==> trial 87 <==
==> flow/design.v (excerpt) <==
module booth_walloc# (parameter COMPUTER_WIDTH=32,parameter WIDTH =COMPUTER_WIDTH+2)
(
  input               clk           ,
  input               reset         ,
  input  [COMPUTER_WIDTH:0] src1,
  input  [COMPUTER_WIDTH:0] src2,
  input         in_valid,
  output reg    in_ready,
  output reg    out_valid,
  output [COMPUTER_WIDTH*2-1:0] result
);
reg [WIDTH-1:0] multiplier;
reg [WIDTH*2-1:0] multiplicand;
reg first_doing;
wire ready_to_doing;
assign ready_to_doing = in_ready && in_valid;
always@(posedge clk ) begin
      if (reset ) begin
        in_ready <=1'b0;
      end
      else begin
        in_ready<=1'b1;
      end
      if (ready_to_doing) begin
        first_doing<=1'b1;
      end
      else begin
        first_doing <= 1'b0;
      end
      out_valid <= first_doing;
end
always @(posedge clk ) begin
  if (ready_to_doing) begin
    multiplicand <= {{WIDTH{src1[COMPUTER_WIDTH]}},src1};
    multiplier <= {src2[COMPUTER_WIDTH],src2};
  end
end
wire [1155:0] part_group;
wire [16:0]   part_cout;
booth_partial part0 (.x_src (multiplicand), .y_src({multiplier[1:0],1'b0}), 
                        .p_result (part_group[67:0]), .cout(part_cout[0]));
genvar x;
generate for ( x =1;x<17;x=x+1) begin : gen_walloc_partial
booth_partial part (
                    .x_src ({multiplicand[2*WIDTH-1-2*x:0],
                    {2*x{1'b0}}}), 
                    .y_src({multiplier[(x+1)*2-1:x*2-1]}), 
                    .p_result (part_group[(x+1)*68-1:x*68]), .cout(part_cout[x]));
end endgenerate
wire [1155:0] swo_group; 
switch_17x68bits switch (.part_group (part_group), .sw_group (swo_group));
wire [937:0] wt_cout; 
wire [66:0]  wt_c;
  ...
clock: 5.0 ns
lec_check: 0
abc_area: 1
cap_margin: 20
core_margin: 2
core_utilization: 72
cts_cluster_diameter: 279
cts_cluster_size: 100
place_density: 0.37
setup_slack_margin: 1.05
slew_margin: 20
tns_end_percent: 5
run.sh (not shown) runs the stock make flow with config.mk's settings and CLKGATE_MAP_FILE=.
==> trial 34: changes against trial 87 <==
==> flow/config.mk (replaced) <==
export PLATFORM = sky130hd
export DESIGN_NAME = booth_walloc
export DESIGN_NICKNAME = booth_walloc
export VERILOG_FILES = /design/flow/design.v
export SDC_FILE = /design/flow/constraint.sdc
export NUM_CORES = 4
export LEC_CHECK = 0
export CAP_MARGIN = 20
export CORE_MARGIN = 2
export CORE_UTILIZATION = 70
export CTS_CLUSTER_SIZE = 53
export MAX_ROUTING_LAYER = met4
export SLEW_MARGIN = 20
export TNS_END_PERCENT = 70
==> flow/constraint.sdc (replaced) <==
create_clock -name core_clock -period 5.17 [get_ports {clk}]
set_input_delay 1.0340 -clock core_clock [delete_from_list [all_inputs] [get_ports {clk}]]
set_output_delay 1.0340 -clock core_clock [all_outputs]
set_load 0.01 [all_outputs]
==> results <==
quantity                                                                    trial 87                  trial 34
Worst slack at placement                                                   -0.342 ns                 -0.235 ns
Most popular library cell in the synthesized design by count  sky130_fd_sc_hd__inv_1     sky130_fd_sc_hd__fa_1
Yosys stat cell total                                                           5203                      4600
Post-synthesis average cell area                                           8.05 um^2                 9.18 um^2
Outcome                                                               did not finish  finished with violations
Failing step                                                                 5_1_grt                         -
Layout check failures                                                              -      negative setup slack
YS chip area                                                              41900 um^2                42200 um^2
Cell row count                                                                    88                        90
Fa+ha+maj area frac                                                            39.0%                     38.7%
Total setup buffers inserted after CTS                                            48                        15
Die Height                                                                    245 um                    250 um
Post-DP Area                                                              47300 um^2                46800 um^2
Gate Count Post-Synth                                                           5203                      4600
Simple-gate area share of the yosys netlist                                    13.3%                     7.85%
Library cells used by synthesis                                                   47                        69
Area of the core                                                          57600 um^2                60000 um^2
Die x size                                                                    245 um                    250 um
Post-synthesis instance area                                              41900 um^2                42200 um^2
Die ar.                                                                   60200 um^2                62300 um^2

========
==> run G <==
==> flow/design.v <==
module booth_sel(
  input [2:0] src,
  output [3:0] sel
);
wire y_add,y,y_sub;
wire sel_negative,sel_double_negative,sel_positive,sel_double_positive;
assign {y_add,y,y_sub} = src;
assign sel_negative =  y_add & (y & ~y_sub | ~y & y_sub);
assign sel_positive = ~y_add & (y & ~y_sub | ~y & y_sub);
assign sel_double_negative =  y_add & ~y & ~y_sub;
assign sel_double_positive = ~y_add &  y &  y_sub;
assign sel={sel_negative,sel_positive,sel_double_negative,sel_double_positive};
endmodule
module booth_result_sel(
  input [3:0] sel,
  input [1:0] src,
  output      p 
);
wire x,x_sub;
wire sel_negative,sel_double_negative,sel_positive,sel_double_positive;
assign {sel_negative,sel_positive,sel_double_negative,sel_double_positive}=sel;
assign {x,x_sub} =src;
assign p = ~(~(sel_negative & ~x) & ~(sel_double_negative & ~x_sub) 
           & ~(sel_positive & x ) & ~(sel_double_positive &  x_sub));
endmodule
module booth_partial
#(
    parameter WIDTH = 34
)
(
  input [2*WIDTH-1:0]  x_src,
  input [2:0] y_src,
  output [2*WIDTH-1:0]   p_result,
  output                cout 
);
wire y_add,y,y_sub;
assign {y_add,y,y_sub} = y_src;
wire [3:0] sel;
wire sel_negative,sel_double_negative,sel_positive,sel_double_positive;
assign {sel_negative,sel_positive,sel_double_negative,sel_double_positive}=sel;
assign cout=sel_negative || sel_double_negative;
booth_sel booth_sel(
    .src    (y_src),
    .sel    (sel)
);
booth_result_sel partial0(.sel (sel), .src ({x_src[0],1'b0}), .p (p_result[0]));
genvar x;
generate for ( x =1;x<WIDTH*2;x=x+1) begin : gen_partial
    booth_result_sel partial(.sel (sel), .src (x_src[x:x-1]), .p (p_result[x]));
end endgenerate
endmodule
module switch_17x68bits(
   input [1155:0] part_group,
      output [1155:0] sw_group
);
wire [67:0] po16,po15,po14,po13,po12,po11,po10,po09,po08,po07,po06,po05,po04,po03,po02,po01,po00;
assign {po16,po15,po14,po13,po12,po11,po10,po09,po08,po07,po06,po05,po04,po03,po02,po01,po00} = part_group;
genvar x;
generate for ( x =0;x<68;x=x+1) begin : gen_switch
    assign sw_group[(x+1)*17-1:x*17] = {po16[x],po15[x],po14[x],po13[x],po12[x],po11[x],po10[x],po09[x],
                                     po08[x],po07[x],po06[x],po05[x],po04[x],po03[x],po02[x],po01[x],po00[x]};
end endgenerate
endmodule
module walloc_17bits(
    input [16:0] src_in,
    input [13:0]  cin,
    output [13:0] cout_group,
    output      cout,s
);
wire [13:0] c;
wire [4:0] first_s;
csa csa0 (.in (src_in[16:14]), .cout (c[4]), .s (first_s[4]) );
csa csa1 (.in (src_in[13:11]), .cout (c[3]), .s (first_s[3]) );
csa csa2 (.in (src_in[10:08]), .cout (c[2]), .s (first_s[2]) );
csa csa3 (.in (src_in[07:05]), .cout (c[1]), .s (first_s[1]) );
csa csa4 (.in (src_in[04:02]), .cout (c[0]), .s (first_s[0]) );
wire [3:0] secnod_s;
csa csa5 (.in ({first_s[4:2]}             ), .cout (c[8]), .s (secnod_s[3]));
csa csa6 (.in ({first_s[1:0],src_in[1]}   ), .cout (c[7]), .s (secnod_s[2]));
csa csa7 (.in ({src_in[0],cin[4:3]}       ), .cout (c[6]), .s (secnod_s[1]));
csa csa8 (.in ({cin[2:0]}                 ), .cout (c[5]), .s (secnod_s[0]));
wire [1:0] thrid_s;
csa csa9 (.in (secnod_s[3:1]          ), .cout (c[10]), .s (thrid_s[1]));
csa csaA (.in ({secnod_s[0],cin[6:5]} ), .cout (c[09]), .s (thrid_s[0]));
wire [1:0] fourth_s;
csa csaB (.in ({thrid_s[1:0],cin[10]} ),  .cout (c[12]), .s (fourth_s[1]));
csa csaC (.in ({cin[9:7]             }),  .cout (c[11]), .s (fourth_s[0]));
wire fifth_s;
csa csaD (.in ({fourth_s[1:0],cin[11]}),  .cout (c[13]), .s (fifth_s));
csa csaE (.in ({fifth_s,cin[13:12]}   ),  .cout (cout),  .s  (s));
assign cout_group = c;
endmodule
module csa(
  input [2:0] in,
  output cout,s
);
wire a,b,cin;
assign a=in[2];
assign b=in[1];
assign cin=in[0];
assign s = a ^ b ^ cin;
assign cout = a & b | b & cin | a & cin;
endmodule
module booth_walloc# (parameter COMPUTER_WIDTH=32,parameter WIDTH =COMPUTER_WIDTH+2)
(
  input               clk           ,
  input               reset         ,
  input  [COMPUTER_WIDTH:0] src1,
  input  [COMPUTER_WIDTH:0] src2,
  input         in_valid,
  output reg    in_ready,
  output reg    out_valid,
  output [COMPUTER_WIDTH*2-1:0] result
);
reg [WIDTH-1:0] multiplier;
reg [WIDTH*2-1:0] multiplicand;
reg first_doing;
wire ready_to_doing;
assign ready_to_doing = in_ready && in_valid;
always@(posedge clk ) begin
      if (reset ) begin
        in_ready <=1'b0;
      end
      else begin
        in_ready<=1'b1;
      end
      if (ready_to_doing) begin
        first_doing<=1'b1;
      end
      else begin
        first_doing <= 1'b0;
      end
      out_valid <= first_doing;
end
always @(posedge clk ) begin
  if (ready_to_doing) begin
    multiplicand <= {{WIDTH{src1[COMPUTER_WIDTH]}},src1};
    multiplier <= {src2[COMPUTER_WIDTH],src2};
  end
end
wire [1155:0] part_group;
wire [16:0]   part_cout;
booth_partial part0 (.x_src (multiplicand), .y_src({multiplier[1:0],1'b0}), 
                        .p_result (part_group[67:0]), .cout(part_cout[0]));
genvar x;
generate for ( x =1;x<17;x=x+1) begin : gen_walloc_partial
booth_partial part (
                    .x_src ({multiplicand[2*WIDTH-1-2*x:0],
                    {2*x{1'b0}}}), 
                    .y_src({multiplier[(x+1)*2-1:x*2-1]}), 
                    .p_result (part_group[(x+1)*68-1:x*68]), .cout(part_cout[x]));
end endgenerate
wire [1155:0] swo_group; 
switch_17x68bits switch (.part_group (part_group), .sw_group (swo_group));
wire [937:0] wt_cout; 
wire [66:0]  wt_c;
wire [67:0]  wt_s;
walloc_17bits walloc00 (.src_in (swo_group[16:0]), .cin({part_cout[13:0]}), 
                    .cout_group (wt_cout[13:0]),  .cout(wt_c[0]), .s (wt_s[0]));
genvar y;
generate for ( y =1;y<67;y=y+1) begin : gen_walloc
walloc_17bits walloc  (.src_in (swo_group[(y+1)*17-1:y*17]), .cin({wt_cout[y*14-1:(y-1)*14]}), 
                    .cout_group (wt_cout[(y+1)*14-1:y*14]),  .cout(wt_c[y]), .s (wt_s[y]));
end endgenerate
walloc_17bits walloc67(.src_in (swo_group[1155:1139]), .cin({wt_cout[937:924]}), 
                    .cout_group (),  .cout(), .s (wt_s[67]));
reg [67:0] wt_s_buf,wt_c_buf;
reg  part_next_highest_bit;
always@(posedge clk ) begin
  if (first_doing) begin
    wt_c_buf <= {wt_c,part_cout[14]};
    wt_s_buf <= {wt_s};
    part_next_highest_bit <= part_cout[15];
  end
end
wire [WIDTH*2-1:0] adder_a;
wire [WIDTH*2-1:0] adder_b;
wire              adder_cin;
wire [WIDTH*2-1:0] adder_result;
wire        adder_cout;
assign adder_a   = wt_c_buf;
assign adder_b   = wt_s_buf;
assign adder_cin = part_next_highest_bit;
assign {adder_cout, adder_result} = adder_a + adder_b + {{WIDTH*2-2{1'b0}},adder_cin};
assign result = adder_result[COMPUTER_WIDTH*2-1:0];
endmodule
==> flow/run.sh <==
#!/bin/bash
# the make line also repeats each setting of config.mk as NAME=value (left out here)
make -C /OpenROAD-flow-scripts/flow DESIGN_CONFIG=/design/flow/config.mk WORK_HOME=/design/flow/orfs CLKGATE_MAP_FILE= finish
==> flow/config.mk <==
export PLATFORM = sky130hd
export DESIGN_NAME = booth_walloc
export DESIGN_NICKNAME = booth_walloc
export VERILOG_FILES = /design/flow/design.v
export SDC_FILE = /design/flow/constraint.sdc
export NUM_CORES = 4
export LEC_CHECK = 0
export ABC_AREA = 1
export CAP_MARGIN = 20
export CORE_ASPECT_RATIO = 0.92
export CORE_MARGIN = 2
export CORE_UTILIZATION = 72
export CTS_CLUSTER_DIAMETER = 279
export CTS_CLUSTER_SIZE = 100
export PLACE_DENSITY = 0.37
export SLEW_MARGIN = 20
export TNS_END_PERCENT = 5
==> flow/constraint.sdc <==
create_clock -name core_clock -period 4.23 [get_ports {clk}]
set_input_delay 0.8460 -clock core_clock [delete_from_list [all_inputs] [get_ports {clk}]]
set_output_delay 0.8460 -clock core_clock [all_outputs]
set_load 0.01 [all_outputs]
==> inputs of run E, as changes to run G <==
ABC_AREA = not set   (was 1)
CORE_ASPECT_RATIO = not set   (was 0.92)
CORE_UTILIZATION = 11   (was 72)
CTS_CLUSTER_DIAMETER = not set   (was 279)
CTS_CLUSTER_SIZE = not set   (was 100)
PLACE_DENSITY = not set   (was 0.37)
TNS_END_PERCENT = not set   (was 5)
==> flow/constraint.sdc (replaced) <==
create_clock -name core_clock -period 10.2 [get_ports {clk}]
set_input_delay 2.0400 -clock core_clock [delete_from_list [all_inputs] [get_ports {clk}]]
set_output_delay 2.0400 -clock core_clock [all_outputs]
set_load 0.01 [all_outputs]
==> inputs of run C, as changes to run G <==
ABC_AREA = not set   (was 1)
CORE_ASPECT_RATIO = not set   (was 0.92)
CORE_UTILIZATION = 46   (was 72)
CTS_CLUSTER_DIAMETER = 228   (was 279)
PLACE_DENSITY = not set   (was 0.37)
PLACE_DENSITY_LB_ADDON = 0.24   (was not set)
TNS_END_PERCENT = not set   (was 5)
==> flow/constraint.sdc (replaced) <==
create_clock -name core_clock -period 7.5 [get_ports {clk}]
set_input_delay 1.5000 -clock core_clock [delete_from_list [all_inputs] [get_ports {clk}]]
set_output_delay 1.5000 -clock core_clock [all_outputs]
set_load 0.01 [all_outputs]
==> summary of the runs <==
- Run E passed the timing, design-rule and antenna checks. Run G failed in 5_1_grt on GRT-0116. Run C completed with no timing, DRC or antenna violations.
- Die area: run C is larger than run G (57%).
- Sequential power: run E is smaller than run C (27%).
- Between run C and run E, the lower first-iteration DRC count is in run E (gap about 6.6%, measured against run E).
- Area after synthesis: run G is smaller than run C (0.71%).
Power figures rest on the tool's default switching activity, not on a simulated workload.
